===== design/flow/config.mk =====
export PLATFORM = sky130hd
export DESIGN_NAME = RandomNumberGenerator
export DESIGN_NICKNAME = RandomNumberGenerator
export VERILOG_FILES = /design/flow/design.v
export SDC_FILE = /design/flow/constraint.sdc
export NUM_CORES = 4
export LEC_CHECK = 0
export ABC_AREA = 1
export CAP_MARGIN = 10
export CELL_PAD_IN_SITES_DETAIL_PLACEMENT = 0
export CORE_MARGIN = 2
export CORE_UTILIZATION = 46
export MIN_ROUTING_LAYER = met2
export PLACE_DENSITY = 0.69
export SETUP_SLACK_MARGIN = 0.09
export SLEW_MARGIN = 20
export TNS_END_PERCENT = 50

===== design/flow/run.sh =====
#!/bin/bash
# the make line also repeats each setting of config.mk as NAME=value (left out here)
make -C /OpenROAD-flow-scripts/flow DESIGN_CONFIG=/design/flow/config.mk WORK_HOME=/design/flow/orfs CLKGATE_MAP_FILE= finish

===== design/flow/design.v =====
module RandomNumberGenerator(clk, rst, load, key_x, seed_r, seed_g, seed_b, Rout, Gout, Bout, Key_ready);
    input wire clk;
    input wire rst;
    input wire load;                  
    input wire [15:0] key_x;          
    input wire [15:0] seed_r;         
    input wire [15:0] seed_g;
    input wire [15:0] seed_b;
    output reg [7:0] Rout;
    output reg [7:0] Gout;
    output reg [7:0] Bout;
    output reg Key_ready;
    wire Rout_bit;
    wire Gout_bit;
    wire Bout_bit;
    reg[15:0] Rlfsr;
    reg[15:0] Glfsr;
    reg[15:0] Blfsr;
    reg [2:0] bit_count;
    wire Rfeedback_lfsr;
    wire Gfeedback_lfsr;
    wire Bfeedback_lfsr;
    wire Rout_lfsr;
    wire Gout_lfsr;
    wire Bout_lfsr;
    reg signed [15:0] x; 
    reg signed [31:0] x_square; 
    reg signed [31:0] x_mult;  
    reg signed [15:0] x_next;
    wire out_chaotic;
    assign Rfeedback_lfsr = Rlfsr[15] ^ Rlfsr[13] ^ Rlfsr[12] ^ Rlfsr[10]; 
    assign Gfeedback_lfsr = Glfsr[15] ^ Glfsr[13] ^ Glfsr[12] ^ Glfsr[10]; 
    assign Bfeedback_lfsr = Blfsr[15] ^ Blfsr[13] ^ Blfsr[12] ^ Blfsr[10]; 
    assign Rout_lfsr = Rlfsr[15];
    assign Gout_lfsr = Glfsr[15];
    assign Bout_lfsr = Blfsr[15];
    assign out_chaotic = x_next[15];
    assign Rout_bit = Rout_lfsr ^ out_chaotic;
    assign Gout_bit = Gout_lfsr ^ out_chaotic;
    assign Bout_bit = Bout_lfsr ^ out_chaotic;
    always @(posedge clk or posedge rst) begin
        if (rst) begin
            Rlfsr <= 16'b0000000000000001;
            Glfsr <= 16'b0000000000000010;
            Blfsr <= 16'b0000000000000011;
            x <= 16'sh7EF0;                          
            Rout <= 8'b0;
            Gout <= 8'b0;
            Bout <= 8'b0;
            Key_ready <= 0;
            bit_count <=0;
            x_square <= 0;
            x_next <= 0;
            x_mult <= 0;
        end
        else if (load) begin
            Rlfsr <= seed_r;
            Glfsr <= seed_g;
            Blfsr <= seed_b;
            x <= key_x;
            Rout <= 8'b0;
            Gout <= 8'b0;
            Bout <= 8'b0;
            Key_ready <= 0;
            bit_count <=0;
            x_square <= 0;
            x_next <= 0;
            x_mult <= 0;
        end
        else begin
            Rlfsr <= {Rlfsr[14:0], Rfeedback_lfsr};
            Glfsr <= {Glfsr[14:0], Gfeedback_lfsr};
            Blfsr <= {Blfsr[14:0], Bfeedback_lfsr};
            Rout <= {Rout[6:0], Rout_bit};
            Gout <= {Gout[6:0], Gout_bit};
            Bout <= {Bout[6:0], Bout_bit};
            if (bit_count == 3'd7) begin
                Key_ready <= 1;   
                bit_count <= 0;
            end 
            else begin
                Key_ready <= 0;
                bit_count <= bit_count + 1;
            end
            x_square <= x * x;                        
            x_mult <= x_square <<< 1;                 
            x_next <= 16'sh7FFF - x_mult[30:15];      
            x <= x_next;
        end
    end
endmodule

===== design/flow/constraint.sdc =====
create_clock -name core_clock -period 6.05 [get_ports {clk}]
set_input_delay 1.2100 -clock core_clock [delete_from_list [all_inputs] [get_ports {clk}]]
set_output_delay 1.2100 -clock core_clock [all_outputs]
set_load 0.01 [all_outputs]

==> results.json, run 1 <==
{
  "clock_skew_ns": 0.0176,
  "cp-end-kind": "register",
  "cp.required_ns": 6.37,
  "worstHoldStart": "x_mult[20]",
  "ys_top_logic_family": "adder cells",
  "synthAdderAreaFrac": 0.394,
  "hp-class": "reg2reg",
  "worstPathMaxFanout": 10,
  "endpoint": "x_square[26]",
  "timing.setup.tns_ns": 0,
  "xor_share": 0.0137,
  "timing.slew.headroom": 0.437,
  "failed_layout_checks": "DRC",
  "syn_avg_cell_area_sq_um": 8.35,
  "core_sq_mm": 0.0299,
  "fin_crit_ns": 5.81,
  "drtIter0Drc": 2008,
  "r2r_start": "x[12]",
  "worstHoldPathCells": 1,
  "min_delay_worst_endpoint": "x_next[5]",
  "most_common_cell": "inv_1",
  "overflow": 0,
  "path_common_cell": "fa_1",
  "vias": 14400,
  "top_area_cell": "fa_1",
  "period_used_share": 0.960,
  "chipArea_sq_mm": 0.0319,
  "ys_chip_area_sq_mm": 0.0140,
  "antenna_found_initial": 0,
  "routedWlPerCell_microns": 15.2,
  "grt_pass1_wl_microns": 55700,
  "grt_pass1_vias": 16800,
  "die_height_microns": 179,
  "slowest_stage": "dfstp_2",
  "final_cells": 2173,
  "dr.pass1.iters": 52,
  "port_buffers": 91,
  "postSynthCellCount": 1680,
  "io_pins": 92,
  "reg2reg_slack_ns": 0.24,
  "yosys_warnings": 1,
  "critical_path.startpoint": "x[12]",
  "numCtsBuffers": 17,
  "hold_viol": 0,
  "critPathKind": "reg2reg",
  "rows": 63,
  "crit_cells": 19,
  "cp_num_buf_inv": 4,
  "hold_ws_ns": 0.377,
  "status": "finished with violations",
  "track_usage": 0.336,
  "yosys_cells": 1680,
  "mux_area_frac": 0,
  "numSynthFlops": 140,
  "synth_seq_share": 0.251,
  "finalWirelength_microns": 32900,
  "startpoint_type": "register",
  "rsz0062_at_grt": "true",
  "drv_slew": 0,
  "ys_async_sr_fraction": 1.00,
  "dpl.cell_count": 2135,
  "enable_flop_cells": 0,
  "antenna_left": 0,
  "pre_cts_slack_ns": 0.269,
  "drt-vias-per-instance": 6.64,
  "synthTopCellsByArea": "fa_1, dfrtp_1, inv_1",
  "initial_core_util": 0.470,
  "worst_slack_ns": 0.245,
  "dp_hpwl_microns": 25800,
  "setup_viol": 0,
  "clk_path_buf_depth": 2,
  "worst_pin_slew_ns": 0.844,
  "slowest_delay_ns": 0.73,
  "ys_types": 35,
  "clock-sinks": 140,
  "die_w_microns": 179,
  "place.gp.congestion": 0.999,
  "layout.nets": 2144,
  "drc": 3,
  "cts_tree": "built",
  "ys.flop_type": "dfrtp_1",
  "fp_nets": 2055,
  "warnings": 34,
  "critPathArrivalTime_ns": 6.13,
  "grt_max_degree": 113,
  "syn_area_sq_mm": 0.0140,
  "crit_family": "adder cells",
  "achievable-frequency_mhz": 172,
  "path_clk_slew_ns": 0.07,
  "compound_area_frac": 0.0273,
  "critical_path.cell_chain": "buf_4 > nand2_1 > inv_1 > fa_1 > fa_1 > fa_1 > fa_1 > fa_1 > inv_1 > fa_1 > inv_1 > ha_1 > a21oi_2 > a21boi_0 > nor2_1 > nor2_1 > nand3_1 > nand2_1 > nor2_1",
  "top_cells_by_count": "inv_1, nand2_1, fa_1, nor2_1, dfrtp_1",
  "rr_endpoint": "x_square[26]",
  "clk_latency_ns": 0.44,
  "worstRegToRegCells": 19,
  "area_delta_synth_final_pct": 15.0,
  "maxCapViolCount": 0,
  "root_buffer": "clkbuf_16",
  "yosysTopAreaCellShare": 0.318,
  "htreeDepth": 4,
  "holdBufCountCts": 0,
  "ys_sh_simple": 0.178
}
[metrics by stage]
stage                     area, sq um  utilization
after global routing            16100        0.540
final                           16100        0.540
after floorplan                 14000            -
after global placement          15400        0.517
after CTS                       16000        0.536
after detailed placement        15400        0.517
[layer usage]
| layer | GRT usage | wire [microns] |
|---|---|---|
| met1 | - | 0 |
| met2 | 0.384 | 16900 |
| met3 | 0.480 | 13500 |
| met4 | 0.0579 | 2430 |
| met5 | 0.0946 | 149 |
[timing repair]
| item | 4_1_cts | 5_1_grt |
|---|---|---|
| buffers inserted | 0 | 5 |
| gates resized | 0 | 22 |
| setup endpoints to repair | 0 | 15 |
[area by class of cell]
cell class	count	area [sq um]
fillers	2723	13700
clock inverters	15	154
repair buffers	121	1160
multi-input cells	1034	8660
well taps	390	488
flip-flops and latches	140	3540
diodes	1	2.50
inverters	455	1720
clock buffers	17	425
==> run 2: changes to the inputs <==
Settings changed: ABC_AREA 1 to not set, CAP_MARGIN 10 to 20, CELL_PAD_IN_SITES_DETAIL_PLACEMENT 0 to not set, CORE_UTILIZATION 46 to 68, HOLD_SLACK_MARGIN set to -0.08, MIN_ROUTING_LAYER met2 to not set, PLACE_DENSITY 0.69 to not set, SETUP_SLACK_MARGIN 0.09 to not set, TNS_END_PERCENT 50 to not set.
Clock period 6.05 ns to 5.8 ns, I/O delays scaled along.
==> run 2 against run 1 <==
  * Fails layout checks on setup timing
  * Worst hold slack better by 0.0067 ns
  * Worst setup slack worse by 0.35 ns
  * Critical path depth up 1
  * Non-clock buffer count up 117
  * Global-route usage down 1.0 points
  * Utilization up 33 points
==> results.json, run 2 <==
{
  "vias": 9028,
  "grt_max_degree": 106,
  "drt-vias-per-instance": 5.36,
  "port_buffers": 91,
  "hold_viol": 0,
  "critical_path.startpoint": "x[5]",
  "cp_num_buf_inv": 5,
  "clock_skew_ns": 0.0215,
  "final_cells": 1685,
  "htreeDepth": 4,
  "drc": 0,
  "ys_chip_area_sq_mm": 0.0131,
  "ys_sh_simple": 0.0961,
  "critPathKind": "reg2reg",
  "core_sq_mm": 0.0188,
  "critPathArrivalTime_ns": 6.23,
  "warnings": 38,
  "syn_area_sq_mm": 0.0131,
  "grt_pass1_wl_microns": 50100,
  "initial_core_util": 0.697,
  "ys_async_sr_fraction": 1.00,
  "most_common_cell": "inv_1",
  "numCtsBuffers": 17,
  "worstHoldStart": "x_mult[22]",
  "min_delay_worst_endpoint": "x_next[7]",
  "pre_cts_slack_ns": -0.552,
  "worst_pin_slew_ns": 0.936,
  "period_used_share": 1.02,
  "timing.slew.headroom": 0.376,
  "ys.flop_type": "dfrtp_1",
  "failed_layout_checks": "setup timing",
  "rsz0062_at_grt": "true",
  "slowest_stage": "dfstp_2",
  "drtIter0Drc": 491,
  "achievable-frequency_mhz": 169,
  "worst_slack_ns": -0.110,
  "clock-sinks": 140,
  "seqCellArea_sq_mm": 0.00352,
  "die_height_microns": 143,
  "chipArea_sq_mm": 0.0204,
  "cp.required_ns": 6.12,
  "numSynthFlops": 140,
  "startpoint_type": "register",
  "grt_pass1_vias": 10100,
  "hold_ws_ns": 0.383,
  "rr_endpoint": "x_square[28]",
  "synth_seq_share": 0.269,
  "path_common_cell": "fa_1",
  "setup_viol": 6,
  "yosysTopAreaCellShare": 0.341,
  "yosys_cells": 1217,
  "fp_nets": 1592,
  "hp-class": "reg2reg",
  "crit_family": "adder cells",
  "crit_cells": 20,
  "mux_area_frac": 0.0560,
  "track_usage": 0.326,
  "yosys_warnings": 1,
  "synthTopCellsByArea": "fa_1, dfrtp_1, inv_1",
  "status": "finished with violations",
  "ys_types": 43,
  "cts_tree": "built",
  "cp-end-kind": "register",
  "finalWirelength_microns": 31500,
  "antenna_found_initial": 1,
  "place.gp.congestion": 0.863,
  "holdBufCountCts": 0,
  "dpl.cell_count": 1628,
  "routedWlPerCell_microns": 18.7,
  "critical_path.cell_chain": "buf_6 > and2_4 > inv_2 > fa_1 > inv_2 > fa_1 > fa_1 > fa_1 > fa_1 > inv_1 > fa_1 > inv_2 > ha_4 > a21oi_2 > o21ai_2 > a22o_1 > a21oi_4 > a211oi_4 > o41ai_2 > mux2_1",
  "io_pins": 92,
  "dp_hpwl_microns": 22700,
  "maxCapViolCount": 0,
  "reg2reg_slack_ns": -0.11,
  "clk_latency_ns": 0.43,
  "root_buffer": "clkbuf_16",
  "path_clk_slew_ns": 0.08,
  "worstHoldPathCells": 1,
  "top_area_cell": "fa_1",
  "compound_area_frac": 0.0283,
  "enable_flop_cells": 0,
  "fillers": 943,
  "die_w_microns": 143,
  "slowest_delay_ns": 0.66,
  "overflow": 0,
  "drv_slew": 0,
  "syn_avg_cell_area_sq_um": 10.7,
  "fin_crit_ns": 5.91,
  "clk_path_buf_depth": 2,
  "antenna_left": 0,
  "area_delta_synth_final_pct": 24.9,
  "synthAdderAreaFrac": 0.423,
  "layout.nets": 1812,
  "worstPathMaxFanout": 4,
  "worstRegToRegCells": 20,
  "xor_share": 0.0268,
  "rows": 50,
  "endpoint": "x_square[28]",
  "postSynthCellCount": 1217,
  "ys_top_logic_family": "adder cells",
  "dr.pass1.iters": 7,
  "final-comb-area_sq_mm": 0.00862,
  "r2r_start": "x[5]",
  "top_cells_by_count": "inv_1, fa_1, dfrtp_1, ha_1, nand2_1"
}
## run 2: what timing repair did
| action | 4_1_cts | 5_1_grt |
|---|---|---|
| pin swaps | 26 | 37 |
| gates resized | 50 | 46 |
| setup endpoints to repair | 14 | 13 |
| buffers inserted | 20 | 6 |
## run 2: final cells by class
cell class / instances / area share
Multi-Input combinational cell: 726 / 0.528
Clock buffer: 18 / 0.0269
Antenna cell: 1 / 0.000153
Tap cell: 234 / 0.0179
Clock inverter: 14 / 0.0102
Timing Repair Buffer: 238 / 0.129
Inverter: 314 / 0.0725
Sequential cell: 140 / 0.216
## run 2: through the flow
step,TNS (ns),cell area [sq um],utilization
3_5_place_dp,-4.93,15100,0.805
6_report,-0.366,16300,0.870
3_3_place_gp,-4.37,15100,0.805
4_1_cts,-0.833,16100,0.858
2_1_floorplan,-0.00742,13100,-
5_1_grt,-2.02,16300,0.870
## run 2: layer usage
layer / global-route usage / wire length (microns) / vias to the layer above / part of all wire
li1: - / - / 4030 / -
met1: 0.416 / 11800 / 4559 / 0.38
met2: 0.566 / 16400 / 324 / 0.52
met3: 0.0503 / 1710 / 115 / 0.054
met4: 0.130 / 1540 / 0 / 0.049
met5: 0 / 0 / - / 0
==> run 3: changes to the inputs <==
Settings changed: CORE_UTILIZATION 68 to 27, HOLD_SLACK_MARGIN -0.08 to not set.
Clock period 5.8 ns to 13.5 ns, I/O delays scaled along.
==> run 3 against run 2 <==
  * The run now finishes clean
  * Maximum frequency down 14%
  * Sequential share of layout area up 1.5 points
  * Clock-buffer cell count down 1
  * Critical path depth down 3
  * Final area down 6.6%
  * Final cell count up 14%
  * Utilization down 55 points
  * Worst setup slack better by 6.8 ns
  * Critical endpoint unchanged
  * Largest cell class unchanged
==> results.json, run 3 <==
{
  "status": "finished clean",
  "worst_pin_slew_ns": 1.00,
  "chipArea_sq_mm": 0.0502,
  "ys.flop_type": "dfrtp_1",
  "worstRegToRegCells": 17,
  "worstHoldPathCells": 1,
  "drc": 0,
  "ys_types": 43,
  "grt_max_degree": 94,
  "dr.pass1.iters": 4,
  "overflow": 0,
  "numCtsBuffers": 17,
  "pre_cts_slack_ns": 6.67,
  "cts_tree": "built",
  "min_delay_worst_endpoint": "x_next[2]",
  "synth_seq_share": 0.269,
  "slowest_stage": "fa_1",
  "die_w_microns": 224,
  "fp_nets": 1592,
  "track_usage": 0.115,
  "critical_path.startpoint": "x[15]",
  "numSynthFlops": 140,
  "htreeDepth": 4,
  "setup_viol": 0,
  "antenna_found_initial": 0,
  "reg2reg_slack_ns": 6.66,
  "top_cells_by_count": "inv_1, fa_1, dfrtp_1, ha_1, nand2_1",
  "layout.nets": 1668,
  "cp-end-kind": "register",
  "crit_family": "adder cells",
  "hold_viol": 0,
  "root_buffer": "clkbuf_16",
  "achievable-frequency_mhz": 146,
  "ys_sh_simple": 0.0961,
  "grt_pass1_vias": 8931,
  "synthTopCellsByArea": "fa_1, dfrtp_1, inv_1",
  "drt-vias-per-instance": 4.17,
  "slowest_delay_ns": 0.76,
  "diodes": 0,
  "ys_chip_area_sq_mm": 0.0131,
  "io_pins": 92,
  "initial_core_util": 0.274,
  "antenna_left": 0,
  "fin_crit_ns": 6.84,
  "dp_hpwl_microns": 21800,
  "dpl.cell_count": 1889,
  "critPathArrivalTime_ns": 7.14,
  "dpl_cell_area_sq_mm": 0.0146,
  "clock_skew_ns": 0.0170,
  "path_clk_slew_ns": 0.07,
  "ys_top_logic_family": "adder cells",
  "final_cells": 1921,
  "rsz0062_at_grt": "false",
  "drtIter0Drc": 309,
  "compound_area_frac": 0.0283,
  "clk_latency_ns": 0.43,
  "worstPathMaxFanout": 16,
  "r2r_start": "x[15]",
  "ys_async_sr_fraction": 1.00,
  "worst_slack_ns": 6.66,
  "warnings": 30,
  "fin_area_sq_mm": 0.0153,
  "fillers": 4868,
  "post-cts-setup-buffers": 0,
  "endpoint": "x_square[28]",
  "path_common_cell": "fa_1",
  "xor_share": 0.0268,
  "syn_area_sq_mm": 0.0131,
  "critical_path.cell_chain": "inv_1 > nor2_1 > fa_1 > inv_1 > fa_1 > inv_1 > fa_1 > fa_1 > fa_1 > fa_1 > ha_1 > and3_1 > a22o_1 > a21oi_2 > a211oi_4 > o41ai_2 > mux2_1",
  "rr_endpoint": "x_square[28]",
  "yosys_warnings": 1,
  "drv_slew": 0,
  "routedWlPerCell_microns": 14.1,
  "holdBufCountCts": 0,
  "worstHoldStart": "x_mult[17]",
  "vias": 8006,
  "mux_area_frac": 0.0560,
  "most_common_cell": "inv_1",
  "enable_flop_cells": 0,
  "die_height_microns": 224,
  "place.gp.congestion": 0.832,
  "timing.setup.tns_ns": 0,
  "rows": 80,
  "core_sq_mm": 0.0477,
  "port_buffers": 91,
  "period_used_share": 0.507,
  "area_delta_synth_final_pct": 16.7,
  "synthAdderAreaFrac": 0.423,
  "startpoint_type": "register",
  "critPathKind": "reg2reg",
  "finalWirelength_microns": 27000,
  "top_area_cell": "fa_1",
  "crit_cells": 17,
  "grt_pass1_wl_microns": 46300,
  "postSynthCellCount": 1217,
  "maxCapViolCount": 0,
  "cts_resized": 0,
  "timing.slew.headroom": 0.332,
  "hp-class": "reg2reg",
  "clock-sinks": 140,
  "clk_path_buf_depth": 2,
  "yosys_cells": 1217,
  "cp_num_buf_inv": 3,
  "yosysTopAreaCellShare": 0.341,
  "cp.required_ns": 13.80,
  "syn_avg_cell_area_sq_um": 10.7
}
-- run 3: layout make-up --
type	count	area, sq um	area share
clock inverter	15	190	0.0125
clock buffer	17	425	0.0279
timing repair buffer	94	931	0.0610
tap	615	769	0.0504
inverter	314	1180	0.0776
multi-input combinational	726	8240	0.540
sequential	140	3520	0.231
-- run 3: per-stage QoR --
| step | utilization | hold slack, ns |
|---|---|---|
| floorplan | - | 0.373 |
| global placement | 0.307 | 0.376 |
| detailed placement | 0.307 | 0.376 |
| CTS | 0.320 | 0.387 |
| global route | 0.320 | 0.400 |
| finish | 0.320 | 0.385 |
-- run 3: per-layer routing --
metal / GRT usage / wire [microns] / vias to the layer above / part of all wire
met5: 0 / 0 / - / 0
met4: 0.0230 / 367 / 0 / 0.014
met3: 0.0239 / 1510 / 22 / 0.056
met2: 0.188 / 13100 / 164 / 0.48
met1: 0.159 / 12000 / 4082 / 0.45
li1: - / - / 3738 / -
==> run 4: changes to the inputs <==
Settings changed: ABC_AREA set to 1, CORE_UTILIZATION 27 to 68.
Clock period 13.5 ns to 6.9 ns, I/O delays scaled along.
==> run 4 against run 3 <==
  * Via count is 30% higher
  * Die size fell by 57%
  * Still clean on timing, DRC and antenna
  * Highest routed layer unchanged
  * First-iteration DRC count up 120%
  * Largest cell class unchanged
  * Critical path depth is 3 higher
  * Sequential share of layout area decreased by 0.72 points
  * Routed wire length up 18%
  * Global-route usage increased by 21 points
  * Clock skew down 0.0080 ns
  * Utilization increased by 46 points
==> results.json, run 4 <==
{
  "clk_latency_ns": 0.41,
  "worstHoldPathCells": 1,
  "synth_seq_share": 0.251,
  "slowest_delay_ns": 0.88,
  "top_cells_by_count": "inv_1, nand2_1, fa_1, nor2_1, dfrtp_1",
  "cts_resized": 0,
  "finalWirelength_microns": 31800,
  "grt_pass1_vias": 11200,
  "root_buffer": "clkbuf_16",
  "clock_skew_ns": 0.00905,
  "worstHoldStart": "x_mult[21]",
  "enable_flop_cells": 0,
  "maxCapViolCount": 0,
  "ys_async_sr_fraction": 1.00,
  "dr.pass1.iters": 5,
  "min_delay_worst_endpoint": "x_next[6]",
  "yosys_warnings": 1,
  "htreeDepth": 4,
  "track_usage": 0.321,
  "yosysTopAreaCellShare": 0.318,
  "timing.setup.tns_ns": 0,
  "xor_share": 0.0137,
  "io_pins": 92,
  "post-cts-setup-buffers": 0,
  "top_area_cell": "fa_1",
  "warnings": 32,
  "worstPathMaxFanout": 17,
  "cp-end-kind": "register",
  "pre_cts_slack_ns": 0.768,
  "synthAdderAreaFrac": 0.394,
  "worstRegToRegCells": 20,
  "yosys_cells": 1680,
  "endpoint": "x_square[20]",
  "reg2reg_slack_ns": 0.68,
  "most_common_cell": "inv_1",
  "hp-class": "reg2reg",
  "synthTopCellsByArea": "fa_1, dfrtp_1, inv_1",
  "dpl_cell_area_sq_mm": 0.0151,
  "layout.nets": 2122,
  "antenna_left": 0,
  "rsz0062_at_grt": "false",
  "dp_hpwl_microns": 25200,
  "path_clk_slew_ns": 0.06,
  "hold_viol": 0,
  "cp_num_buf_inv": 3,
  "mux_area_frac": 0,
  "port_buffers": 91,
  "antenna_found_initial": 1,
  "clk_path_buf_depth": 2,
  "place.gp.congestion": 1.01,
  "initial_core_util": 0.694,
  "setup_viol": 0,
  "die_w_microns": 148,
  "achievable-frequency_mhz": 161,
  "ys_types": 35,
  "compound_area_frac": 0.0273,
  "fp_nets": 2055,
  "ys.flop_type": "dfrtp_1",
  "crit_cells": 20,
  "cts_tree": "built",
  "syn_avg_cell_area_sq_um": 8.35,
  "holdBufCountCts": 0,
  "worst_slack_ns": 0.685,
  "cp.required_ns": 7.18,
  "startpoint_type": "register",
  "die_height_microns": 148,
  "drt-vias-per-instance": 5.13,
  "drc": 0,
  "slowest_stage": "dfrtp_1",
  "overflow": 0,
  "chipArea_sq_mm": 0.0218,
  "syn_area_sq_mm": 0.0140,
  "fin_crit_ns": 6.22,
  "postSynthCellCount": 1680,
  "routedWlPerCell_microns": 15.7,
  "numSynthFlops": 140,
  "drtIter0Drc": 681,
  "timing.slew.headroom": 0.446,
  "rows": 52,
  "critical_path.startpoint": "x[3]",
  "critical_path.cell_chain": "nand2_1 > fa_1 > fa_1 > fa_1 > inv_1 > fa_1 > fa_1 > inv_1 > fa_1 > inv_1 > ha_1 > a21oi_1 > o21ai_0 > nand2_1 > nand2_1 > a21oi_1 > nand2_1 > nand2_1 > nand2_1 > nor2_1",
  "worst_pin_slew_ns": 0.831,
  "period_used_share": 0.901,
  "core_sq_mm": 0.0202,
  "ys_chip_area_sq_mm": 0.0140,
  "ys_sh_simple": 0.178,
  "fillers": 1456,
  "ys_top_logic_family": "adder cells",
  "critPathKind": "reg2reg",
  "final_cells": 2031,
  "r2r_start": "x[3]",
  "dpl.cell_count": 1998,
  "numCtsBuffers": 17,
  "status": "finished clean",
  "area_delta_synth_final_pct": 12.2,
  "fin_area_sq_mm": 0.0157,
  "drv_slew": 0,
  "clock-sinks": 140,
  "grt_pass1_wl_microns": 54400,
  "critPathArrivalTime_ns": 6.50,
  "vias": 10400,
  "grt_max_degree": 86,
  "rr_endpoint": "x_square[20]",
  "crit_family": "adder cells"
}
==> run 4: cell type report <==
class	count	area, sq um	area share
inverters	455	1710	0.109
clock buffers	19	443	0.0281
well taps	270	338	0.0215
diodes	1	2.50	0.000159
multi-input cells	1034	8610	0.547
repair buffers	99	968	0.0615
flip-flops and latches	140	3520	0.224
clock inverters	13	155	0.00985
==> run 4: metal layers <==
metal | share of wire | wire, microns | GRT usage
met1 | 0.42 | 13300 | 0.445
met2 | 0.49 | 15400 | 0.523
met3 | 0.075 | 2380 | 0.0676
met4 | 0.022 | 699 | 0.0904
met5 | 0 | 0 | 0
==> run 4: stage by stage <==
stage / hold WS, ns / util
4_1_cts: 0.389 / 0.778
2_1_floorplan: 0.373 / -
3_3_place_gp: 0.376 / 0.749
3_5_place_dp: 0.378 / 0.749
6_report: 0.388 / 0.778
5_1_grt: 0.401 / 0.778
==> run 5: changes to the inputs <==
Settings changed: CORE_UTILIZATION 68 to 72, CTS_CLUSTER_DIAMETER set to 228, CTS_CLUSTER_SIZE set to 74, HOLD_SLACK_MARGIN set to 0.29, PLACE_DENSITY_LB_ADDON set to 0.0, SETUP_SLACK_MARGIN set to 0.09, TNS_END_PERCENT set to 75.
Clock period 6.9 ns to 5.39 ns, I/O delays scaled along.
==> run 5 against run 4 <==
  * Now fails the layout checks on setup timing
  * Final area grew 15%
  * Routed wire length is 97% higher
  * Worst setup slack got worse by 2.5 ns
  * Utilization is 16 points higher
  * Die size is 5.4% lower
  * Register-to-register slack worse by 2.5 ns
  * Highest routed layer is now met5
==> results.json, run 5 <==
{
  "status": "finished with violations",
  "failed_layout_checks": "setup timing",
  "critical_path.cell_chain": "buf_6 > buf_6 > nand2_4 > fa_2 > fa_2 > inv_4 > fa_1 > inv_1 > fa_1 > inv_1 > fa_1 > fa_1 > ha_4 > nand2_1 > inv_1 > nand3_1 > buf_4 > nor3_2 > nand2_2 > nand2_1 > nor2_2 > nand3_1 > nand2_1 > nor2_1",
  "ys_async_sr_fraction": 1.00,
  "die_w_microns": 144,
  "overflow": 0,
  "timing.setup.tns_ns": -15.14,
  "enable_flop_cells": 0,
  "clock-sinks": 140,
  "critPathArrivalTime_ns": 7.57,
  "worstHoldStart": "x_mult[17]",
  "r2r_start": "x[6]",
  "xor_share": 0.0137,
  "endpoint": "x_square[29]",
  "holdBufCountCts": 0,
  "crit_family": "adder cells",
  "slowest_delay_ns": 0.85,
  "dp_hpwl_microns": 28500,
  "fp_nets": 2055,
  "cp-end-kind": "register",
  "clock_skew_ns": 0.0202,
  "final_cells": 2193,
  "syn_avg_cell_area_sq_um": 8.35,
  "crit_cells": 24,
  "mux_area_frac": 0,
  "core_sq_mm": 0.0193,
  "drt-vias-per-instance": 6.71,
  "ys_types": 35,
  "drtIter0Drc": 3205,
  "top_area_cell": "fa_1",
  "worstPathMaxFanout": 3,
  "syn_area_sq_mm": 0.0140,
  "root_buffer": "clkbuf_16",
  "place.gp.congestion": 0.956,
  "synthAdderAreaFrac": 0.394,
  "vias": 14700,
  "rr_endpoint": "x_square[29]",
  "cp_num_buf_inv": 7,
  "path_common_cell": "fa_1",
  "dr.pass1.iters": 28,
  "timing.slew.headroom": 0.357,
  "antenna_found_initial": 4,
  "ys_top_logic_family": "adder cells",
  "worst_slack_ns": -1.80,
  "grt_pass1_wl_microns": 72100,
  "track_usage": 0.478,
  "critPathKind": "reg2reg",
  "cp.required_ns": 5.77,
  "rsz0062_at_grt": "true",
  "pre_cts_slack_ns": -0.337,
  "routedWlPerCell_microns": 28.6,
  "path_clk_slew_ns": 0.07,
  "hp-class": "reg2reg",
  "slowest_stage": "fa_2",
  "worst_pin_slew_ns": 0.964,
  "yosys_warnings": 1,
  "critical_path.startpoint": "x[6]",
  "clk_path_buf_depth": 2,
  "rows": 51,
  "grt_max_degree": 106,
  "drv_slew": 0,
  "numCtsBuffers": 17,
  "initial_core_util": 0.728,
  "dpl.cell_count": 2113,
  "port_buffers": 91,
  "ys_chip_area_sq_mm": 0.0140,
  "reg2reg_slack_ns": -1.80,
  "io_pins": 92,
  "ys_sh_simple": 0.178,
  "die_height_microns": 144,
  "fin_util": 0.942,
  "fin_crit_ns": 7.19,
  "drc": 0,
  "clk_latency_ns": 0.45,
  "startpoint_type": "register",
  "ys.flop_type": "dfrtp_1",
  "layout.nets": 2285,
  "cts_tree": "built",
  "top_cells_by_count": "inv_1, nand2_1, fa_1, nor2_1, dfrtp_1",
  "numSynthFlops": 140,
  "achievable-frequency_mhz": 139,
  "htreeDepth": 4,
  "yosysTopAreaCellShare": 0.318,
  "postSynthCellCount": 1680,
  "synthTopCellsByArea": "fa_1, dfrtp_1, inv_1",
  "hold_viol": 0,
  "grt_pass1_vias": 13700,
  "finalWirelength_microns": 62700,
  "compound_area_frac": 0.0273,
  "worstRegToRegCells": 24,
  "dpl_cell_area_sq_mm": 0.0162,
  "fin_area_sq_mm": 0.0181,
  "warnings": 36,
  "synth_seq_share": 0.251,
  "antenna_left": 0,
  "setup_viol": 16,
  "period_used_share": 1.33,
  "chipArea_sq_mm": 0.0206,
  "hold_ws_ns": 0.387,
  "maxCapViolCount": 0,
  "min_delay_worst_endpoint": "x_next[2]",
  "most_common_cell": "inv_1",
  "area_delta_synth_final_pct": 29.3,
  "worstHoldPathCells": 1,
  "yosys_cells": 1680
}
==> run 5: routing by layer <==
metal / track usage / vias up / share of wire
met3: 0.212 / 880 / 0.19
met2: 0.728 / 1858 / 0.40
met1: 0.541 / 6713 / 0.28
li1: - / 5239 / -
met4: 0.334 / 24 / 0.13
met5: 0 / - / 0.0087
==> run 5: cell type report <==
cell class | instances | area (sq um)
clock buffers | 17 | 425
flip-flops and latches | 140 | 3520
clock inverters | 15 | 168
multi-input cells | 1034 | 9530
well taps | 265 | 332
fillers | 591 | 1130
inverters | 455 | 1730
diodes | 5 | 12.5
repair buffers | 262 | 2430
==> run 5: what timing repair did <==
item / 4_1_cts / 5_1_grt
hold endpoints to repair: 0 / 0
buffers inserted: 31 / 15
endpoints found under the setup margin: 16 / 16
gates resized: 144 / 150
pin swaps: 57 / 56
==> run 6: changes to the inputs <==
Settings changed: ABC_AREA 1 to 0, CELL_PAD_IN_SITES_GLOBAL_PLACEMENT set to 1, CORE_UTILIZATION 72 to 40, CTS_CLUSTER_DIAMETER 228 to not set, CTS_CLUSTER_SIZE 74 to 56, GPL_TIMING_DRIVEN set to 0, HOLD_SLACK_MARGIN 0.29 to 0.27, MAX_ROUTING_LAYER set to met4, PLACE_DENSITY_LB_ADDON 0.0 to not set, SETUP_SLACK_MARGIN 0.09 to 0.34, TNS_END_PERCENT 75 to 90.
Clock period 5.39 ns to 10.0 ns, I/O delays scaled along.
==> run 6 against run 5 <==
  * Now clean on timing, DRC and antenna
  * Global-route usage shrank 28 points
  * First-iteration DRC count shrank 92%
  * Area after synthesis shrank 6.8%
  * Routed wire length shrank 51%
  * Flip-flop count is the same
  * Maximum frequency shrank 5.6%
  * Critical path depth shrank 7
  * Critical path type unchanged
==> results.json, run 6 <==
{
  "fillers": 3108,
  "cp_num_buf_inv": 3,
  "ys_async_sr_fraction": 1.00,
  "cts_resized": 0,
  "drc": 0,
  "ys_chip_area_sq_mm": 0.0131,
  "maxCapViolCount": 0,
  "yosys_warnings": 1,
  "yosysTopAreaCellShare": 0.341,
  "endpoint": "x_square[28]",
  "setup_viol": 0,
  "overflow": 0,
  "enable_flop_cells": 0,
  "drt-vias-per-instance": 4.55,
  "path_common_cell": "fa_1",
  "top_cells_by_count": "inv_1, fa_1, dfrtp_1, ha_1, nand2_1",
  "rows": 66,
  "most_common_cell": "inv_1",
  "worstRegToRegCells": 17,
  "cts_tree": "built",
  "final-comb-area_sq_mm": 0.00824,
  "area_delta_synth_final_pct": 16.2,
  "slowest_stage": "fa_1",
  "io_pins": 92,
  "track_usage": 0.202,
  "critical_path.cell_chain": "clkbuf_1 > clkbuf_1 > nand2_1 > fa_1 > fa_1 > inv_1 > fa_1 > fa_1 > fa_1 > fa_1 > ha_1 > and3_1 > a22o_1 > a21oi_2 > a211oi_4 > o41ai_2 > mux2_1",
  "wl_met2_microns": 15100,
  "cp.required_ns": 10.30,
  "finalWirelength_microns": 30500,
  "htreeDepth": 4,
  "synthTopCellsByArea": "fa_1, dfrtp_1, inv_1",
  "timing.slew.headroom": 0.440,
  "cp-end-kind": "register",
  "ys_top_logic_family": "adder cells",
  "hp-class": "reg2reg",
  "worst_pin_slew_ns": 0.839,
  "seqCellArea_sq_mm": 0.00352,
  "startpoint_type": "register",
  "synth_seq_share": 0.269,
  "vias": 8102,
  "worstHoldPathCells": 1,
  "synthAdderAreaFrac": 0.423,
  "chipArea_sq_mm": 0.0341,
  "rr_endpoint": "x_square[28]",
  "rsz0062_at_grt": "false",
  "reg2reg_slack_ns": 2.38,
  "xor_share": 0.0268,
  "antenna_left": 0,
  "routedWlPerCell_microns": 17.1,
  "grt_pass1_vias": 8971,
  "highest_layer": "met4",
  "mux_area_frac": 0.0560,
  "hold_viol": 0,
  "min_delay_worst_endpoint": "x_next[8]",
  "drv_slew": 0,
  "hold_ws_ns": 0.383,
  "achievable-frequency_mhz": 131,
  "critical_path.startpoint": "x[5]",
  "dp_hpwl_microns": 25100,
  "warnings": 30,
  "numSynthFlops": 140,
  "timing.setup.tns_ns": 0,
  "initial_core_util": 0.404,
  "status": "finished clean",
  "slowest_delay_ns": 0.77,
  "compound_area_frac": 0.0283,
  "syn_area_sq_mm": 0.0131,
  "syn_avg_cell_area_sq_um": 10.7,
  "clk_latency_ns": 0.42,
  "holdBufCountCts": 0,
  "critPathArrivalTime_ns": 7.91,
  "critPathKind": "reg2reg",
  "post-cts-setup-buffers": 0,
  "m1WireLength_microns": 13800,
  "ys.flop_type": "dfrtp_1",
  "crit_family": "adder cells",
  "worstPathMaxFanout": 10,
  "fp_nets": 1592,
  "path_clk_slew_ns": 0.07,
  "fin_crit_ns": 7.62,
  "root_buffer": "clkbuf_16",
  "crit_cells": 17,
  "r2r_start": "x[5]",
  "layout.nets": 1702,
  "postSynthCellCount": 1217,
  "die_w_microns": 185,
  "clock_skew_ns": 0.0142,
  "port_buffers": 90,
  "place.gp.congestion": 0.818,
  "clock-sinks": 140,
  "grt_pass1_wl_microns": 49900,
  "drtIter0Drc": 271,
  "core_sq_mm": 0.0324,
  "worstHoldStart": "x_mult[23]",
  "die_height_microns": 185,
  "numCtsBuffers": 17,
  "dr.pass1.iters": 4,
  "ys_types": 43,
  "diodes": 0,
  "top_area_cell": "fa_1",
  "ys_sh_simple": 0.0961,
  "period_used_share": 0.762,
  "grt_max_degree": 82,
  "clk_path_buf_depth": 2,
  "antenna_found_initial": 0,
  "met3_length_microns": 1220,
  "yosys_cells": 1217
}
## run 6: per-layer routing
| metal | vias to the layer above | GRT usage |
|---|---|---|
| met5 | - | - |
| li1 | 3813 | - |
| met1 | 4139 | 0.271 |
| met2 | 128 | 0.330 |
| met4 | 0 | 0.0346 |
| met3 | 22 | 0.0338 |
## run 6: stage by stage
stage | std cells | util | cell area [sq um] | setup slack (ns)
after floorplan | 1217 | - | 13100 | 3.92
after global placement | 1749 | 0.449 | 14500 | 2.21
after detailed placement | 1750 | 0.450 | 14600 | 2.24
after CTS | 1782 | 0.469 | 15200 | 2.22
after global routing | 1782 | 0.469 | 15200 | 1.93
final | 1782 | 0.469 | 15200 | 2.38
## run 6: area by class of cell
type	count	area share
clock buffer	17	0.0280
timing repair buffer	91	0.0611
multi-input combinational	726	0.542
inverter	314	0.0781
sequential	140	0.232
buffer	37	0.00914
tap	442	0.0364
clock inverter	15	0.0131
==> run 7: changes to the inputs <==
Settings changed: CELL_PAD_IN_SITES_DETAIL_PLACEMENT set to 0, CORE_ASPECT_RATIO set to 0.62, CORE_UTILIZATION 40 to 23, CTS_CLUSTER_SIZE 56 to not set, GPL_ROUTABILITY_DRIVEN set to 1, GPL_TIMING_DRIVEN 0 to 1, HOLD_SLACK_MARGIN 0.27 to not set, MAX_ROUTING_LAYER met4 to met5, MIN_ROUTING_LAYER set to met2, PLACE_DENSITY set to 0.78, SETUP_SLACK_MARGIN 0.34 to 1.33, TNS_END_PERCENT 90 to 100.
Clock period 10.0 ns to 4.91 ns, I/O delays scaled along.
==> run 7 against run 6 <==
  * Critical path type unchanged
  * Worst hold slack got worse by 0.0053 ns
  * Maximum frequency increased by 25%
  * Now fails the layout checks on setup timing
==> results.json, run 7 <==
{
  "setup_viol": 16,
  "synthAdderAreaFrac": 0.423,
  "io_pins": 92,
  "ys_async_sr_fraction": 1.00,
  "layout.nets": 1866,
  "slowest_stage": "dfstp_2",
  "dpl_cell_area_sq_mm": 0.0162,
  "ys_top_logic_family": "adder cells",
  "place.gp.congestion": 0.957,
  "synth_seq_share": 0.269,
  "syn_area_sq_mm": 0.0131,
  "ys_chip_area_sq_mm": 0.0131,
  "finalWirelength_microns": 33000,
  "rr_endpoint": "x_square[28]",
  "worst_pin_slew_ns": 0.863,
  "xor_share": 0.0268,
  "antenna_found_initial": 0,
  "critical_path.cell_chain": "buf_4 > buf_4 > inv_1 > ha_1 > xnor2_1 > fa_1 > fa_1 > fa_1 > fa_1 > fa_1 > ha_4 > and3_4 > a22o_4 > a21oi_4 > a211oi_4 > o41ai_2 > mux2_1",
  "clock_skew_ns": 0.0103,
  "vias": 12300,
  "period_used_share": 1.24,
  "die_height_microns": 192,
  "achievable-frequency_mhz": 164,
  "port_buffers": 91,
  "ys.flop_type": "dfrtp_1",
  "worstRegToRegCells": 17,
  "top_area_cell": "fa_1",
  "endpoint": "x_square[28]",
  "ys_types": 43,
  "final_cells": 2239,
  "timing.setup.tns_ns": -14.75,
  "final-comb-area_sq_mm": 0.00881,
  "synthTopCellsByArea": "fa_1, dfrtp_1, inv_1",
  "worstHoldPathCells": 1,
  "drt-vias-per-instance": 5.48,
  "initial_core_util": 0.234,
  "status": "finished with violations",
  "seqCellArea_sq_mm": 0.00353,
  "numSynthFlops": 140,
  "clk_latency_ns": 0.43,
  "area_delta_synth_final_pct": 35.2,
  "crit_cells": 17,
  "chipArea_sq_mm": 0.0588,
  "grt_max_degree": 132,
  "antenna_left": 0,
  "cts_tree": "built",
  "fin_area_sq_mm": 0.0177,
  "diodes": 0,
  "cp.required_ns": 5.22,
  "numCtsBuffers": 17,
  "ys_sh_simple": 0.0961,
  "reg2reg_slack_ns": -1.18,
  "yosys_cells": 1217,
  "cp-end-kind": "register",
  "overflow": 0,
  "path_clk_slew_ns": 0.07,
  "slowest_delay_ns": 0.70,
  "drv_slew": 0,
  "top_cells_by_count": "inv_1, fa_1, dfrtp_1, ha_1, nand2_1",
  "most_common_cell": "inv_1",
  "rsz0062_at_grt": "true",
  "clock-sinks": 140,
  "startpoint_type": "register",
  "min_delay_worst_endpoint": "x_next[12]",
  "crit_family": "adder cells",
  "critPathArrivalTime_ns": 6.41,
  "dr.pass1.iters": 8,
  "rows": 68,
  "syn_avg_cell_area_sq_um": 10.7,
  "postSynthCellCount": 1217,
  "failed_layout_checks": "setup timing",
  "warnings": 35,
  "mux_area_frac": 0.0560,
  "path_common_cell": "fa_1",
  "critPathKind": "reg2reg",
  "yosysTopAreaCellShare": 0.341,
  "r2r_start": "x[11]",
  "drc": 0,
  "grt_pass1_vias": 15200,
  "dp_hpwl_microns": 25200,
  "die_w_microns": 307,
  "dpl.cell_count": 2162,
  "hp-class": "reg2reg",
  "hold_viol": 0,
  "cp_num_buf_inv": 3,
  "timing.slew.headroom": 0.425,
  "htreeDepth": 4,
  "critical_path.startpoint": "x[11]",
  "root_buffer": "clkbuf_16",
  "worstPathMaxFanout": 8,
  "maxCapViolCount": 0,
  "yosys_warnings": 1,
  "grt_pass1_wl_microns": 52900,
  "worstHoldStart": "x_mult[27]",
  "compound_area_frac": 0.0283,
  "track_usage": 0.175,
  "clk_path_buf_depth": 2,
  "drtIter0Drc": 1424,
  "fp_nets": 1592,
  "fin_crit_ns": 6.09,
  "fillers": 5592,
  "worst_slack_ns": -1.18,
  "routedWlPerCell_microns": 14.7,
  "enable_flop_cells": 0,
  "core_sq_mm": 0.0559
}
## run 7: what timing repair did
action                                  CTS  global route
gates cloned                              0             0
hold buffers                              0             0
pin swaps                                16            59
endpoints found under the setup margin   16            16
gates resized                            35           117
setup buffers                            14            31
## run 7: cell type report
type / count / share of cell area
clock buffers: 19 / 0.0256
well taps: 735 / 0.0520
inverters: 314 / 0.0672
multi-input cells: 726 / 0.498
clock inverters: 13 / 0.00701
repair buffers: 292 / 0.150
flip-flops and latches: 140 / 0.200
## run 7: per-layer routing
layer  global-route usage  vias to the layer above  wire, microns
met4               0.0166                       10           1350
met5               0.0390                        -            213
met3                0.278                      203          14800
met2                0.182                     3151          16600
met1                    -                     4784              0
li1                     -                     4117              -
## run 7: per-stage QoR
step	worst slack, ns	hold WS, ns	utilization
6_report	-1.18	0.377	0.316
3_5_place_dp	-1.22	0.377	0.289
5_1_grt	-1.34	0.401	0.316
4_1_cts	-1.13	0.379	0.304
2_1_floorplan	-0.754	0.373	-
3_3_place_gp	-1.11	0.376	0.289
==> run 8: changes to the inputs <==
Settings changed: ABC_AREA 0 to not set, CELL_PAD_IN_SITES_DETAIL_PLACEMENT 0 to not set, CELL_PAD_IN_SITES_GLOBAL_PLACEMENT 1 to not set, CORE_ASPECT_RATIO 0.62 to not set, CORE_UTILIZATION 23 to 55, GPL_ROUTABILITY_DRIVEN 1 to not set, GPL_TIMING_DRIVEN 1 to not set, MAX_ROUTING_LAYER met5 to not set, MIN_ROUTING_LAYER met2 to not set, PLACE_DENSITY 0.78 to not set, SETUP_SLACK_MARGIN 1.33 to not set, TNS_END_PERCENT 100 to not set.
Clock period 4.91 ns to 5.07 ns, I/O delays scaled along.
==> run 8 against run 7 <==
  * Still fails the layout checks on setup timing
  * Worst hold slack improved by 0.0057 ns
  * Area after synthesis unchanged
  * Via count decreased by 29%
  * Utilization increased by 42 points
  * Routed wire length decreased by 11%
  * Sequential share of layout area increased by 0.64 points
  * Critical endpoint unchanged
  * Clock-buffer cell count decreased by 1
==> results.json, run 8 <==
{
  "timing.slew.headroom": 0.372,
  "clock_skew_ns": 0.0133,
  "setup_viol": 16,
  "synthTopCellsByArea": "fa_1, dfrtp_1, inv_1",
  "ys_async_sr_fraction": 1.00,
  "antenna_found_initial": 0,
  "seqCellArea_sq_mm": 0.00353,
  "core_sq_mm": 0.0234,
  "drt-vias-per-instance": 4.82,
  "place.gp.congestion": 0.844,
  "fin_crit_ns": 5.81,
  "worstHoldPathCells": 1,
  "syn_avg_cell_area_sq_um": 10.7,
  "drc": 0,
  "yosys_warnings": 1,
  "slowest_delay_ns": 0.55,
  "yosysTopAreaCellShare": 0.341,
  "worstRegToRegCells": 22,
  "ys_sh_simple": 0.0961,
  "cp-end-kind": "register",
  "yosys_cells": 1217,
  "worstPathMaxFanout": 6,
  "period_used_share": 1.15,
  "critical_path.cell_chain": "buf_12 > and2_4 > buf_6 > fa_1 > inv_2 > fa_1 > inv_1 > fa_1 > fa_2 > fa_1 > inv_1 > fa_1 > inv_2 > ha_4 > a21oi_2 > o21ai_1 > buf_4 > a22o_1 > a21oi_4 > a211oi_4 > o41ai_2 > mux2_1",
  "drtIter0Drc": 351,
  "rr_endpoint": "x_square[28]",
  "enable_flop_cells": 0,
  "critPathKind": "reg2reg",
  "holdBufCountCts": 0,
  "clk_latency_ns": 0.43,
  "layout.nets": 1862,
  "warnings": 34,
  "maxCapViolCount": 0,
  "reg2reg_slack_ns": -0.74,
  "die_w_microns": 158,
  "min_delay_worst_endpoint": "x_next[4]",
  "final_cells": 1819,
  "pre_cts_slack_ns": -0.952,
  "endpoint": "x_square[28]",
  "overflow": 0,
  "routedWlPerCell_microns": 16.2,
  "compound_area_frac": 0.0283,
  "cts_tree": "built",
  "fin_util": 0.732,
  "clock-sinks": 140,
  "area_delta_synth_final_pct": 31.0,
  "path_common_cell": "fa_1",
  "ys.flop_type": "dfrtp_1",
  "port_buffers": 91,
  "hp-class": "reg2reg",
  "vias": 8764,
  "status": "finished with violations",
  "hold_ws_ns": 0.383,
  "track_usage": 0.259,
  "fp_nets": 1592,
  "dr.pass1.iters": 5,
  "mux_area_frac": 0.0560,
  "cp_num_buf_inv": 7,
  "chipArea_sq_mm": 0.0250,
  "rows": 56,
  "final-comb-area_sq_mm": 0.00881,
  "grt_max_degree": 91,
  "fillers": 1733,
  "grt_pass1_vias": 9868,
  "worst_slack_ns": -0.744,
  "ys_chip_area_sq_mm": 0.0131,
  "rsz0062_at_grt": "true",
  "hold_viol": 0,
  "dp_hpwl_microns": 22800,
  "finalWirelength_microns": 29500,
  "worst_pin_slew_ns": 0.942,
  "failed_layout_checks": "setup timing",
  "slowest_stage": "fa_1",
  "synth_seq_share": 0.269,
  "antenna_left": 0,
  "synthAdderAreaFrac": 0.423,
  "clk_path_buf_depth": 2,
  "numCtsBuffers": 17,
  "postSynthCellCount": 1217,
  "syn_area_sq_mm": 0.0131,
  "initial_core_util": 0.559,
  "ys_top_logic_family": "adder cells",
  "xor_share": 0.0268,
  "die_height_microns": 158,
  "worstHoldStart": "x_mult[19]",
  "cp.required_ns": 5.38,
  "most_common_cell": "inv_1",
  "crit_cells": 22,
  "numSynthFlops": 140,
  "path_clk_slew_ns": 0.06,
  "crit_family": "adder cells",
  "startpoint_type": "register",
  "achievable-frequency_mhz": 172,
  "top_cells_by_count": "inv_1, fa_1, dfrtp_1, ha_1, nand2_1",
  "timing.setup.tns_ns": -9.74,
  "critPathArrivalTime_ns": 6.12,
  "top_area_cell": "fa_1",
  "r2r_start": "x[10]",
  "grt_pass1_wl_microns": 49400,
  "root_buffer": "clkbuf_16",
  "drv_slew": 0,
  "htreeDepth": 4,
  "dpl.cell_count": 1737,
  "ys_types": 43,
  "diodes": 0,
  "critical_path.startpoint": "x[10]",
  "io_pins": 92
}
==> run 8: stage by stage <==
| step | instance area (sq um) |
|---|---|
| after CTS | 16700 |
| after detailed placement | 15500 |
| after floorplan | 13300 |
| after global placement | 15500 |
| after global routing | 17100 |
| final | 17100 |
==> run 8: area by class of cell <==
cell class,instances,share of cell area
Clock inverter,14,0.0100
Inverter,314,0.0691
Sequential cell,140,0.206
Multi-Input combinational cell,726,0.514
Tap cell,319,0.0233
Clock buffer,18,0.0251
Timing Repair Buffer,288,0.152
==> run 8: repair_timing <==
item	4_1_cts	5_1_grt
setup endpoints to repair	16	16
pin swaps	34	35
buffers inserted	37	21
resized	90	60
==> run 8: layer usage <==
metal  GRT usage  vias up  share of wire
met5           0        -              0
met4      0.0502        0          0.014
met3      0.0545       30          0.051
met2       0.424      154           0.49
met1       0.362     4463           0.44
li1            -     4117              -
==> run 9: changes to the inputs <==
Settings changed: ABC_AREA set to 1, CORE_UTILIZATION 55 to 70, CTS_CLUSTER_DIAMETER set to 201, CTS_CLUSTER_SIZE set to 36, HOLD_SLACK_MARGIN set to -0.08, SETUP_SLACK_MARGIN set to 1.64.
Clock period 5.07 ns to 5.44 ns, I/O delays scaled along.
==> run 9 against run 8 <==
  * The layout still fails its checks (setup timing)
  * First-iteration DRC count increased to 2.6 times the previous value
  * Highest routed layer unchanged
  * Maximum frequency up 2.8%
  * Final cell count rose by 18%
  * Worst hold slack hardly changed
  * Register-to-register slack gained 0.53 ns
==> results.json, run 9 <==
{
  "status": "finished with violations",
  "failed_layout_checks": "setup timing",
  "antenna_found_initial": 0,
  "port_buffers": 91,
  "critPathKind": "reg2reg",
  "compound_area_frac": 0.0273,
  "fillers": 820,
  "die_height_microns": 146,
  "most_common_cell": "inv_1",
  "synthTopCellsByArea": "fa_1, dfrtp_1, inv_1",
  "hold_ws_ns": 0.383,
  "chipArea_sq_mm": 0.0212,
  "cp-end-kind": "register",
  "dpl.cell_count": 2080,
  "mux_area_frac": 0,
  "critical_path.cell_chain": "buf_6 > nand2_2 > inv_1 > fa_2 > inv_2 > fa_2 > buf_6 > fa_1 > fa_1 > fa_1 > fa_1 > inv_2 > ha_4 > nand2_4 > nor2_4 > nor3b_4 > nand2_1 > inv_2 > nor2_2 > a21oi_1 > nor2_2",
  "top_area_cell": "fa_1",
  "numCtsBuffers": 17,
  "ys_chip_area_sq_mm": 0.0140,
  "synthAdderAreaFrac": 0.394,
  "finalWirelength_microns": 39000,
  "routedWlPerCell_microns": 18.1,
  "min_delay_worst_endpoint": "x_next[11]",
  "syn_area_sq_mm": 0.0140,
  "path_common_cell": "fa_1",
  "vias": 11800,
  "core_sq_mm": 0.0196,
  "fin_area_sq_mm": 0.0178,
  "synth_seq_share": 0.251,
  "rsz0062_at_grt": "true",
  "worstRegToRegCells": 21,
  "dp_hpwl_microns": 27200,
  "cp.required_ns": 5.74,
  "path_clk_slew_ns": 0.07,
  "clock-sinks": 140,
  "layout.nets": 2251,
  "critical_path.startpoint": "x[15]",
  "timing.setup.tns_ns": -0.914,
  "slowest_stage": "fa_2",
  "dpl_cell_area_sq_mm": 0.0163,
  "die_w_microns": 146,
  "diodes": 0,
  "grt_max_degree": 141,
  "final_cells": 2154,
  "timing.slew.headroom": 0.441,
  "dr.pass1.iters": 5,
  "slowest_delay_ns": 0.65,
  "clock_skew_ns": 0.0176,
  "ys_sh_simple": 0.178,
  "period_used_share": 1.04,
  "rows": 51,
  "syn_avg_cell_area_sq_um": 8.35,
  "drc": 0,
  "xor_share": 0.0137,
  "postSynthCellCount": 1680,
  "root_buffer": "clkbuf_16",
  "numSynthFlops": 140,
  "cts_tree": "built",
  "overflow": 0,
  "fp_nets": 2055,
  "io_pins": 92,
  "fin_crit_ns": 5.66,
  "worstHoldPathCells": 1,
  "worstHoldStart": "x_mult[26]",
  "crit_cells": 21,
  "area_delta_synth_final_pct": 26.7,
  "endpoint": "x_square[29]",
  "htreeDepth": 4,
  "ys_top_logic_family": "adder cells",
  "antenna_left": 0,
  "yosysTopAreaCellShare": 0.318,
  "drtIter0Drc": 920,
  "top_cells_by_count": "inv_1, nand2_1, fa_1, nor2_1, dfrtp_1",
  "yosys_warnings": 1,
  "clk_path_buf_depth": 2,
  "yosys_cells": 1680,
  "warnings": 37,
  "grt_pass1_vias": 12800,
  "crit_family": "adder cells",
  "maxCapViolCount": 0,
  "setup_viol": 10,
  "grt_pass1_wl_microns": 63400,
  "track_usage": 0.381,
  "cp_num_buf_inv": 6,
  "worst_pin_slew_ns": 0.838,
  "hold_viol": 0,
  "reg2reg_slack_ns": -0.22,
  "worstPathMaxFanout": 5,
  "achievable-frequency_mhz": 177,
  "worst_slack_ns": -0.216,
  "clk_latency_ns": 0.43,
  "rr_endpoint": "x_square[29]",
  "ys.flop_type": "dfrtp_1",
  "ys_async_sr_fraction": 1.00,
  "r2r_start": "x[15]",
  "startpoint_type": "register",
  "drv_slew": 0,
  "initial_core_util": 0.716,
  "ys_types": 35,
  "critPathArrivalTime_ns": 5.96,
  "drt-vias-per-instance": 5.46,
  "place.gp.congestion": 0.937,
  "hp-class": "reg2reg",
  "enable_flop_cells": 0
}
==> run 9: stage by stage <==
stage | setup WS (ns) | util
3_5_place_dp | -0.242 | 0.830
3_3_place_gp | -0.184 | 0.830
2_1_floorplan | 0.167 | -
6_report | -0.216 | 0.908
4_1_cts | -0.144 | 0.893
5_1_grt | -0.316 | 0.908
==> run 9: layout make-up <==
type / instances / area [sq um] / share of cell area
flip-flops and latches: 140 / 3520 / 0.198
well taps: 265 / 332 / 0.0186
inverters: 455 / 1720 / 0.0965
clock buffers: 17 / 425 / 0.0239
repair buffers: 228 / 2140 / 0.120
clock inverters: 15 / 148 / 0.00830
multi-input cells: 1034 / 9500 / 0.534
==> run 9: routing by layer <==
layer / track usage / wire [microns] / up-vias / part of all wire
li1: - / - / 5167 / -
met1: 0.490 / 14500 / 5742 / 0.37
met2: 0.641 / 19400 / 666 / 0.50
met3: 0.0715 / 3330 / 178 / 0.085
met4: 0.168 / 1760 / 0 / 0.045
met5: 0 / 0 / - / 0
==> run 9: what timing repair did <==
action | in CTS | in global routing
resized | 101 | 69
pin swaps | 61 | 49
endpoints found under the setup margin | 16 | 16
setup buffers | 34 | 8
hold buffers | 0 | 0
==> run 10: changes to the inputs <==
Settings changed: CORE_UTILIZATION 70 to 72, CTS_CLUSTER_DIAMETER 201 to 210, CTS_CLUSTER_SIZE 36 to not set, HOLD_SLACK_MARGIN -0.08 to not set, PLACE_DENSITY set to 0.8, SETUP_SLACK_MARGIN 1.64 to not set.
Clock period 5.44 ns to 5.17 ns, I/O delays scaled along.
==> run 10 against run 9 <==
  * The flow now stops in 5_1_grt
  * Die size down 2.7%
  * Synthesized cell count unchanged
  * Area after synthesis unchanged
==> results.json, run 10 <==
{
  "die_w_microns": 144,
  "most_common_cell": "inv_1",
  "port_buffers": 91,
  "clk_path_buf_depth": 2,
  "yosys_cells": 1680,
  "root_buffer": "clkbuf_16",
  "top_cells_by_count": "inv_1, nand2_1, fa_1, nor2_1, dfrtp_1",
  "ys_chip_area_sq_mm": 0.0140,
  "pre_cts_slack_ns": -0.525,
  "ys_sh_simple": 0.178,
  "chipArea_sq_mm": 0.0206,
  "mux_area_frac": 0,
  "enable_flop_cells": 0,
  "synth_seq_share": 0.251,
  "status": "stopped before the end",
  "ys_top_logic_family": "adder cells",
  "numCtsBuffers": 17,
  "dp_hpwl_microns": 29400,
  "io_pins": 92,
  "xor_share": 0.0137,
  "yosys_warnings": 1,
  "compound_area_frac": 0.0273,
  "top_area_cell": "fa_1",
  "syn_avg_cell_area_sq_um": 8.35,
  "die_height_microns": 144,
  "clock-sinks": 140,
  "ys_types": 35,
  "lastStage": "5_1_grt",
  "initial_core_util": 0.728,
  "fp_nets": 2055,
  "numSynthFlops": 140,
  "postSynthCellCount": 1680,
  "synthTopCellsByArea": "fa_1, dfrtp_1, inv_1",
  "synthAdderAreaFrac": 0.394,
  "place.gp.congestion": 0.960,
  "rows": 51,
  "yosysTopAreaCellShare": 0.318,
  "syn_area_sq_mm": 0.0140,
  "ys.flop_type": "dfrtp_1",
  "dpl_cell_area_sq_mm": 0.0164,
  "htreeDepth": 4,
  "core_sq_mm": 0.0193,
  "ys_async_sr_fraction": 1.00
}
## run 10: metrics by stage
| stage | std cells | hold WS (ns) | TNS, ns |
|---|---|---|---|
| floorplan | 1680 | 0.373 | -0.178 |
| global placement | 2127 | 0.375 | -5.14 |
| detailed placement | 2127 | 0.380 | -6.48 |
| CTS | 2188 | 0.395 | -4.01 |
## run 10: repair_timing
item	in CTS
setup buffers	28
endpoints found under the hold margin	0
gates resized	156
gates cloned	1
setup endpoints to repair	16
hold buffers	0
pin swaps	59
